==> exp/quartz <==
==> flow/design.v <==
module controller #(
    parameter [19:0] IDLE_CYCLES = 20'd351832    
)(
    input logic clk, 
    input logic rst, 
    output logic load_sreg, 
    output logic transmit_pixel, 
    output logic [5:0] pixel, 
    output logic [4:0] frame,
    output logic idle
);
    localparam TRANSMIT_FRAME       = 1'b0;
    localparam IDLE                 = 1'b1;
    localparam [2:0] READ_CH_VALS   = 3'b001;
    localparam [2:0] LOAD_SREG      = 3'b010;
    localparam [2:0] TRANSMIT_PIXEL = 3'b100;
    localparam [8:0] TRANSMIT_CYCLES    = 9'd360;        
    logic state;
    logic next_state;
    logic [2:0] transmit_phase;
    logic [2:0] next_transmit_phase;
    logic [5:0] pixel_counter;
    logic [4:0] frame_counter;
    logic [8:0] transmit_counter;
    logic [19:0] idle_counter;
    logic transmit_pixel_done;
    logic idle_done;
    assign transmit_pixel_done = (transmit_counter == TRANSMIT_CYCLES - 1);
    assign idle_done = (idle_counter == IDLE_CYCLES - 1);
    always_ff @(negedge clk) begin
        if (rst) begin
            state <= TRANSMIT_FRAME;
            transmit_phase <= READ_CH_VALS;
        end
        else begin
            state <= next_state;
            transmit_phase <= next_transmit_phase;
        end
    end
    always_comb begin
        next_state = 1'bx;
        unique case (state)
            TRANSMIT_FRAME:
                if ((pixel_counter == 6'd0) && (transmit_pixel_done))
                    next_state = IDLE;
                else
                    next_state = TRANSMIT_FRAME;
            IDLE:
                if (idle_done)
                    next_state = TRANSMIT_FRAME;
                else
                    next_state = IDLE;
        endcase
    end
    always_comb begin
        next_transmit_phase = READ_CH_VALS;
        if (state == TRANSMIT_FRAME) begin
            case (transmit_phase)
                READ_CH_VALS:
                    next_transmit_phase = LOAD_SREG;
                LOAD_SREG:
                    next_transmit_phase = TRANSMIT_PIXEL;
                TRANSMIT_PIXEL:
                    next_transmit_phase = transmit_pixel_done ? READ_CH_VALS : TRANSMIT_PIXEL;
            endcase
        end
    end
    always_ff @(negedge clk) begin
        if (rst) begin
            pixel_counter <= 6'd63;
        end
        else if ((state == TRANSMIT_FRAME) && transmit_pixel_done) begin
            pixel_counter <= pixel_counter - 1;
        end
    end
    always_ff @(negedge clk) begin
        if (rst) begin
            frame_counter <= 5'd0;
        end
        else if (idle_done) begin
            frame_counter <= frame_counter + 1;
        end
    end
    always_ff @(negedge clk) begin
        if (rst) begin
            transmit_counter <= 9'd0;
        end
        else if (transmit_phase == TRANSMIT_PIXEL) begin
            transmit_counter <= transmit_counter + 1;
        end
        else begin
            transmit_counter <= 9'd0;
        end
    end
    always_ff @(negedge clk) begin
        if (rst) begin
            idle_counter <= 20'd0;
        end
        else if (state == IDLE) begin
            idle_counter <= idle_counter + 1;
        end
        else begin
            idle_counter <= 20'd0;
        end
    end
    assign pixel = pixel_counter;
    assign frame = frame_counter;
    assign load_sreg = (transmit_phase == LOAD_SREG);
    assign transmit_pixel = (transmit_phase == TRANSMIT_PIXEL);
    assign idle = (state == IDLE);
endmodule
module ws2812b(
    input logic clk, 
    input logic rst, 
    input logic serial_in, 
    input logic transmit, 
    output logic ws2812b_out, 
    output logic shift
);
    localparam IDLE = 1'b0;
    localparam TRANSMITTING = 1'b1;
    localparam T0_CYCLE_COUNT = 4'd5;
    localparam T1_CYCLE_COUNT = 4'd10;
    localparam MAX_CYCLE_COUNT = 4'd15;
    logic state;
    logic [3:0] cycle_count;
    logic bit_being_sent;
    always_ff @(posedge clk) begin
        if (rst) begin
            state <= IDLE;
            cycle_count <= 4'd0;
            bit_being_sent <= 1'b0;
        end
        else unique case (state)
            IDLE:
                if (transmit == 1'b1) begin
                    state <= TRANSMITTING;
                    cycle_count <= 4'd0;
                    bit_being_sent <= serial_in;
                end
            TRANSMITTING:
                if (transmit == 1'b0) begin
                    state <= IDLE;
                end
                else if (cycle_count == MAX_CYCLE_COUNT - 1) begin
                    cycle_count <= 4'd0;
                    bit_being_sent <= serial_in;
                end
                else begin
                    cycle_count <= cycle_count + 1;
                end
        endcase
    end
    always_comb begin
        if (state == TRANSMITTING)
            if (bit_being_sent == 1'b0)
                ws2812b_out = (cycle_count < T0_CYCLE_COUNT);
            else
                ws2812b_out = (cycle_count < T1_CYCLE_COUNT);
        else
            ws2812b_out = 1'b0;
    end
    assign shift = (state == TRANSMITTING) && (cycle_count == 4'd0);
endmodule
module game_of_life (
    input logic clk,
    input logic update,
    input logic [63:0] current_bits,
    output logic [63:0] next_bits
);
    localparam num_rows = 8;
    localparam num_cols = 8;
    int idx;
    int neighbors;
    logic alive;
    int neighbor_row;
    int neighbor_col;
    int nidx;
    always_ff @(posedge clk) begin
        if (update) begin
            for (int row = 0; row < num_rows; row++) begin
                for (int col = 0; col < num_cols; col++) begin
                    idx = row * num_cols + col;
                    neighbors = 0;
                    for (int delta_row = -1; delta_row <= 1; delta_row++) begin
                        for (int delta_col = -1; delta_col <= 1; delta_col++) begin
                            if (!(delta_row == 0 && delta_col == 0)) begin
                                neighbor_row = (row + delta_row + num_rows) % num_rows;
                                neighbor_col = (col + delta_col + num_cols) % num_cols;
                                nidx = neighbor_row * num_cols + neighbor_col;
                                if (current_bits[nidx])
                                    neighbors = neighbors + 1;
                            end
                        end
                    end
                    alive = current_bits[idx];
                    if (alive) begin
                        if ((neighbors == 2) || (neighbors == 3))
                            next_bits[idx] <= 1'b1;
                        else
                            next_bits[idx] <= 1'b0;
                    end
                    else begin
                        if (neighbors == 3)
                            next_bits[idx] <= 1'b1;
                        else
                            next_bits[idx] <= 1'b0;
                    end
                end
            end
        end
    end
endmodule
module top(
    input logic clk,
    input logic rst,
    input logic [63:0] init_r,
    input logic [63:0] init_g,
    input logic [63:0] init_b,
    output logic _48b,
    output logic _45a
);
    logic [5:0] pixel;
    logic [4:0] frame;
    logic [10:0] address;
    logic [23:0] shift_reg;
    logic load_sreg;
    logic transmit_pixel;
    logic shift;
    logic ws2812b_out;
    logic ctrl_idle;
    localparam clock_rate = 12000000;
    assign address = { 5'd0, pixel };
    logic [7:0] frame_buffer_R [0:63];
    logic [7:0] frame_buffer_G [0:63];
    logic [7:0] frame_buffer_B [0:63];
    ws2812b u_ws (
        .clk                (clk),
        .rst                (rst),
        .serial_in          (shift_reg[23]),
        .transmit           (transmit_pixel),
        .ws2812b_out        (ws2812b_out),
        .shift              (shift)
    );
    controller #(
        .IDLE_CYCLES        (20'd1000)
    ) u_ctrl (
        .clk                (clk),
        .rst                (rst),
        .load_sreg          (load_sreg),
        .transmit_pixel     (transmit_pixel),
        .pixel              (pixel),
        .frame              (frame),
        .idle               (ctrl_idle)
    );
    localparam UPDATE_CYCLES = 30000;
    localparam logic [7:0] BRIGHTNESS = 8'h05;
    logic [63:0] frame_bits_R, frame_bits_G, frame_bits_B;
    logic [63:0] next_bits_R, next_bits_G, next_bits_B;
    logic auto_update_sig;
    always_comb begin
        for (int i = 0; i < 64; i++) begin
            frame_bits_R[i] = frame_buffer_R[i];
            frame_bits_G[i] = frame_buffer_G[i];
            frame_bits_B[i] = frame_buffer_B[i];
        end
    end
    game_of_life u_gol_R (
        .clk            (clk),
        .update         (auto_update_sig),
        .current_bits   (frame_bits_R),
        .next_bits      (next_bits_R)
    );
    game_of_life u_gol_G (
        .clk            (clk),
        .update         (auto_update_sig),
        .current_bits   (frame_bits_G),
        .next_bits      (next_bits_G)
    );
    game_of_life u_gol_B (
        .clk            (clk),
        .update         (auto_update_sig),
        .current_bits   (frame_bits_B),
        .next_bits      (next_bits_B)
    );
    logic [$clog2(clock_rate) - 1:0] copy_counter;
    logic update_pending;
    always_ff @(posedge clk) begin
        if (rst) begin
            copy_counter <= 0;
            auto_update_sig <= 1'b0;
            update_pending <= 1'b0;
            for (int i = 0; i < 64; i++) begin
                frame_buffer_R[i] <= init_r[i] ? BRIGHTNESS : 8'h00;
                frame_buffer_G[i] <= init_g[i] ? BRIGHTNESS : 8'h00;
                frame_buffer_B[i] <= init_b[i] ? BRIGHTNESS : 8'h00;
            end
        end
        else begin
            if (UPDATE_CYCLES != 0) begin
                if (copy_counter == UPDATE_CYCLES - 1) begin
                    copy_counter <= 0;
                    auto_update_sig <= 1'b1;
                    update_pending <= 1'b1;
                end else begin
                    copy_counter <= copy_counter + 1;
                    auto_update_sig <= 1'b0;
                end
            end else begin
                auto_update_sig <= 1'b0;
            end
            if (update_pending && ctrl_idle && !auto_update_sig) begin
                update_pending <= 1'b0;
                for (int i = 0; i < 64; i++) begin
                    frame_buffer_R[i] <= next_bits_R[i] ? BRIGHTNESS : 8'h00;
                    frame_buffer_G[i] <= next_bits_G[i] ? BRIGHTNESS : 8'h00;
                    frame_buffer_B[i] <= next_bits_B[i] ? BRIGHTNESS : 8'h00;
                end
            end
        end
    end
    always_ff @(posedge clk) begin
        if (rst) begin
            shift_reg <= 24'd0;
        end
        else if (load_sreg) begin
            shift_reg <= { frame_buffer_G[address], frame_buffer_R[address], frame_buffer_B[address] };
        end
        else if (shift) begin
            shift_reg <= { shift_reg[22:0], 1'b0 };
        end
    end
    assign _48b = ws2812b_out;
    assign _45a = ~ws2812b_out;
endmodule
==> flow/run.sh <==
#!/bin/bash
# the make line also repeats each setting of config.mk as NAME=value (left out here)
make -C /OpenROAD-flow-scripts/flow DESIGN_CONFIG=/design/flow/config.mk WORK_HOME=/design/flow/orfs CLKGATE_MAP_FILE= finish
==> flow/config.mk <==
export PLATFORM = sky130hd
export DESIGN_NAME = top
export DESIGN_NICKNAME = top
export VERILOG_FILES = /design/flow/design.v
export SDC_FILE = /design/flow/constraint.sdc
export NUM_CORES = 4
export LEC_CHECK = 0
export CAP_MARGIN = 5
export CORE_MARGIN = 2
export CORE_UTILIZATION = 72
export CTS_CLUSTER_DIAMETER = 77
export CTS_CLUSTER_SIZE = 14
export HOLD_SLACK_MARGIN = 0.29
export SLEW_MARGIN = 20
==> flow/constraint.sdc <==
create_clock -name core_clock -period 4.8 [get_ports {clk}]
set_input_delay 0.9600 -clock core_clock [delete_from_list [all_inputs] [get_ports {clk}]]
set_output_delay 0.9600 -clock core_clock [all_outputs]
set_load 0.01 [all_outputs]
==> inputs of exp/amber, as changes to exp/quartz <==
CAP_MARGIN = 20   (was 5)
CORE_UTILIZATION = 36   (was 72)
CTS_CLUSTER_DIAMETER = unset   (was 77)
CTS_CLUSTER_SIZE = unset   (was 14)
HOLD_SLACK_MARGIN = unset   (was 0.29)
==> flow/constraint.sdc (replaced) <==
create_clock -name core_clock -period 8.63 [get_ports {clk}]
set_input_delay 1.7260 -clock core_clock [delete_from_list [all_inputs] [get_ports {clk}]]
set_output_delay 1.7260 -clock core_clock [all_outputs]
set_load 0.01 [all_outputs]
==> inputs of exp/sierra, as changes to exp/quartz <==
CAP_MARGIN = 20   (was 5)
CELL_PAD_IN_SITES_DETAIL_PLACEMENT = 2   (was unset)
CORE_ASPECT_RATIO = 0.85   (was unset)
CORE_UTILIZATION = 47   (was 72)
CTS_CLUSTER_DIAMETER = unset   (was 77)
CTS_CLUSTER_SIZE = 53   (was 14)
GPL_ROUTABILITY_DRIVEN = 0   (was unset)
HOLD_SLACK_MARGIN = 0.15   (was 0.29)
MAX_ROUTING_LAYER = met4   (was unset)
MIN_ROUTING_LAYER = met2   (was unset)
PLACE_DENSITY = 0.89   (was unset)
TNS_END_PERCENT = 10   (was unset)
==> flow/constraint.sdc (replaced) <==
create_clock -name core_clock -period 5.11 [get_ports {clk}]
set_input_delay 1.0220 -clock core_clock [delete_from_list [all_inputs] [get_ports {clk}]]
set_output_delay 1.0220 -clock core_clock [all_outputs]
set_load 0.01 [all_outputs]
==> comparison <==
exp/quartz finished but fails on setup timing. exp/sierra aborted during 4_1_cts, error DPL-0033. exp/amber finished clean.
In exp/quartz the clock skew is lower than in exp/amber, by 0.017 ns.
Total power: exp/quartz is larger than exp/amber (about 90%).
Core utilization: exp/amber is lower than exp/quartz (43 points).
Against exp/amber, the global-route usage of exp/quartz is higher by 21 points.
In synthesized cell count, exp/sierra and exp/amber do not differ.
Of exp/amber and exp/quartz, exp/quartz has the higher critical path depth (gap 14).
Of exp/quartz and exp/amber, exp/amber has the higher final cell count (gap about 7%, measured against exp/amber).
In exp/quartz the setup slack is worse than in exp/amber, by 1.1 ns.
In exp/amber the hold slack is worse than in exp/quartz, by 0.0070 ns.
In area after synthesis, exp/amber and exp/sierra do not differ.
In exp/amber the combinational power is lower than in exp/quartz, by about 50%.
Power and IR drop assume default switching activity.
